==> job 8755 <==
## sd_card_top
module sd_card_top
#(
	parameter  SPI_LOW_SPEED_DIV = 248,          
	parameter  SPI_HIGH_SPEED_DIV = 0            
)
(
	input            clk,
	input            rst,
	output           SD_nCS,                     
	output           SD_DCLK,                    
	output           SD_MOSI,                    
	input            SD_MISO,                    
	output           sd_init_done,               
	input            sd_sec_read,                
	input[31:0]      sd_sec_read_addr,           
	output[7:0]      sd_sec_read_data,           
	output           sd_sec_read_data_valid,     
	output           sd_sec_read_end,            
	input            sd_sec_write,               
	input[31:0]      sd_sec_write_addr,          
	input[7:0]       sd_sec_write_data,          
	output           sd_sec_write_data_req,      
	output           sd_sec_write_end            
);
wire[15:0]           spi_clk_div;                
wire                 cmd_req;                    
wire                 cmd_req_ack;                
wire                 cmd_req_error;              
wire[47:0]           cmd;                        
wire[7:0]            cmd_r1;                     
wire[15:0]           cmd_data_len;               
wire                 block_read_req;             
wire                 block_read_valid;           
wire[7:0]            block_read_data;            
wire                 block_read_req_ack;         
wire                 block_write_req;            
  ...
clock: 4.31 ns
lec_check: 0
abc_area: 0
cap_margin: 40
cell_pad_in_sites_detail_placement: 1
cell_pad_in_sites_global_placement: 1
core_aspect_ratio: 1.35
core_margin: 2
core_utilization: 44
cts_cluster_diameter: 274
cts_cluster_size: 16
gpl_routability_driven: 0
gpl_timing_driven: 0
hold_slack_margin: 0.17
max_routing_layer: met4
min_routing_layer: met1
place_density_lb_addon: 0.09
setup_slack_margin: 0.01
slew_margin: 0
tns_end_percent: 45
run.sh (not shown) runs the stock make flow with config.mk's settings and CLKGATE_MAP_FILE=.
==> job 9084: changes against job 8755 <==
ABC_AREA = 1   (was 0)
CAP_MARGIN = 5   (was 40)
CELL_PAD_IN_SITES_DETAIL_PLACEMENT = not set   (was 1)
CELL_PAD_IN_SITES_GLOBAL_PLACEMENT = not set   (was 1)
CORE_ASPECT_RATIO = not set   (was 1.35)
CORE_UTILIZATION = 70   (was 44)
CTS_CLUSTER_DIAMETER = 201   (was 274)
CTS_CLUSTER_SIZE = 14   (was 16)
GPL_ROUTABILITY_DRIVEN = not set   (was 0)
GPL_TIMING_DRIVEN = not set   (was 0)
HOLD_SLACK_MARGIN = not set   (was 0.17)
MAX_ROUTING_LAYER = not set   (was met4)
MIN_ROUTING_LAYER = not set   (was met1)
PLACE_DENSITY_LB_ADDON = not set   (was 0.09)
SETUP_SLACK_MARGIN = not set   (was 0.01)
SLEW_MARGIN = 20   (was 0)
TNS_END_PERCENT = not set   (was 45)
==> flow/constraint.sdc (replaced) <==
create_clock -name core_clock -period 2.4 [get_ports {clk}]
set_input_delay 0.4800 -clock core_clock [delete_from_list [all_inputs] [get_ports {clk}]]
set_output_delay 0.4800 -clock core_clock [all_outputs]
set_load 0.01 [all_outputs]
==> job 4557: changes against job 8755 <==
ABC_AREA = not set   (was 0)
CAP_MARGIN = 20   (was 40)
CELL_PAD_IN_SITES_DETAIL_PLACEMENT = not set   (was 1)
CELL_PAD_IN_SITES_GLOBAL_PLACEMENT = not set   (was 1)
CORE_ASPECT_RATIO = not set   (was 1.35)
CORE_UTILIZATION = 70   (was 44)
CTS_CLUSTER_DIAMETER = not set   (was 274)
CTS_CLUSTER_SIZE = not set   (was 16)
GPL_ROUTABILITY_DRIVEN = not set   (was 0)
GPL_TIMING_DRIVEN = not set   (was 0)
HOLD_SLACK_MARGIN = not set   (was 0.17)
MAX_ROUTING_LAYER = not set   (was met4)
MIN_ROUTING_LAYER = not set   (was met1)
PLACE_DENSITY_LB_ADDON = not set   (was 0.09)
SETUP_SLACK_MARGIN = -0.21   (was 0.01)
SLEW_MARGIN = 20   (was 0)
TNS_END_PERCENT = not set   (was 45)
==> flow/constraint.sdc (replaced) <==
create_clock -name core_clock -period 2.14 [get_ports {clk}]
set_input_delay 0.4280 -clock core_clock [delete_from_list [all_inputs] [get_ports {clk}]]
set_output_delay 0.4280 -clock core_clock [all_outputs]
set_load 0.01 [all_outputs]
==> job 7770: changes against job 8755 <==
CELL_PAD_IN_SITES_DETAIL_PLACEMENT = not set   (was 1)
CTS_CLUSTER_DIAMETER = 40   (was 274)
GPL_ROUTABILITY_DRIVEN = not set   (was 0)
HOLD_SLACK_MARGIN = 0.11   (was 0.17)
MIN_ROUTING_LAYER = met2   (was met1)
TNS_END_PERCENT = 55   (was 45)
==> results_dict.tcl <==
# metrics dict for downstream scripts
set metrics [dict create \
    area.share.combinational_pct 35.5 \
    nonClockBufferCount 107 \
    finalClockPeriodUsage_pct 89.6 \
    p_seq_share_pct 52.5 \
    final.setup.worst_slack_ns 0.251 \
    synth-xor-area-share_pct 0.622 \
    tritoncts.num_buffers 18 \
    met2WireLength_mm 11.7 \
    die-height_um 123 \
    hpwl_mm 16.6 \
    crit_start "sd_card_cmd_m0.state[6]" \
    port_buffers 92 \
    run_status "finished clean" \
    p_switching_uw 1640 \
    grt_util_met3_pct 4.51 \
    sequential_share_of_cell_area_pct 43.7 \
    final_cell_area_um2 11500 \
]
-- figures above: job 9084

==> results_dict.tcl <==
# metrics dict for downstream scripts
set metrics [dict create \
    hpwl_mm 19.6 \
    grt_util_met3_pct 41.4 \
    area.share.combinational_pct 35.6 \
    die-height_um 176 \
    port_buffers 91 \
    sequential_share_of_cell_area_pct 41.8 \
    p_seq_share_pct 42.5 \
    final_cell_area_um2 12100 \
    crit_start "sd_card_cmd_m0.byte_cnt[1]" \
    nonClockBufferCount 151 \
    met2WireLength_mm 15.6 \
    run_status "finished clean" \
]
-- figures above: job 7770

==> results_dict.tcl <==
# metrics dict for downstream scripts
set metrics [dict create \
    p_seq_share_pct 49.6 \
    final_cell_area_um2 12200 \
    nonClockBufferCount 191 \
    checkFailReasons "setup timing" \
    hpwl_mm 18.9 \
    die-height_um 122 \
    final.setup.worst_slack_ns -0.213 \
    area.share.combinational_pct 36.0 \
    crit_start "sd_card_cmd_m0.state[7]" \
    tritoncts.num_buffers 21 \
    setup_viol_count_final 22 \
    sequential_share_of_cell_area_pct 41.4 \
    run_status "failed layout checks" \
]
-- figures above: job 4557

==> results_dict.tcl <==
# metrics dict for downstream scripts
set metrics [dict create \
    met2WireLength_mm 14.4 \
    finalClockPeriodUsage_pct 75.7 \
    die-height_um 176 \
    p_switching_uw 757 \
    p_seq_share_pct 54.4 \
    run_status "finished clean" \
    tritoncts.num_buffers 16 \
    synth-xor-area-share_pct 1.54 \
    area.share.combinational_pct 37.2 \
    hpwl_mm 20.5 \
    grt_util_met3_pct 2.81 \
]
-- figures above: job 8755

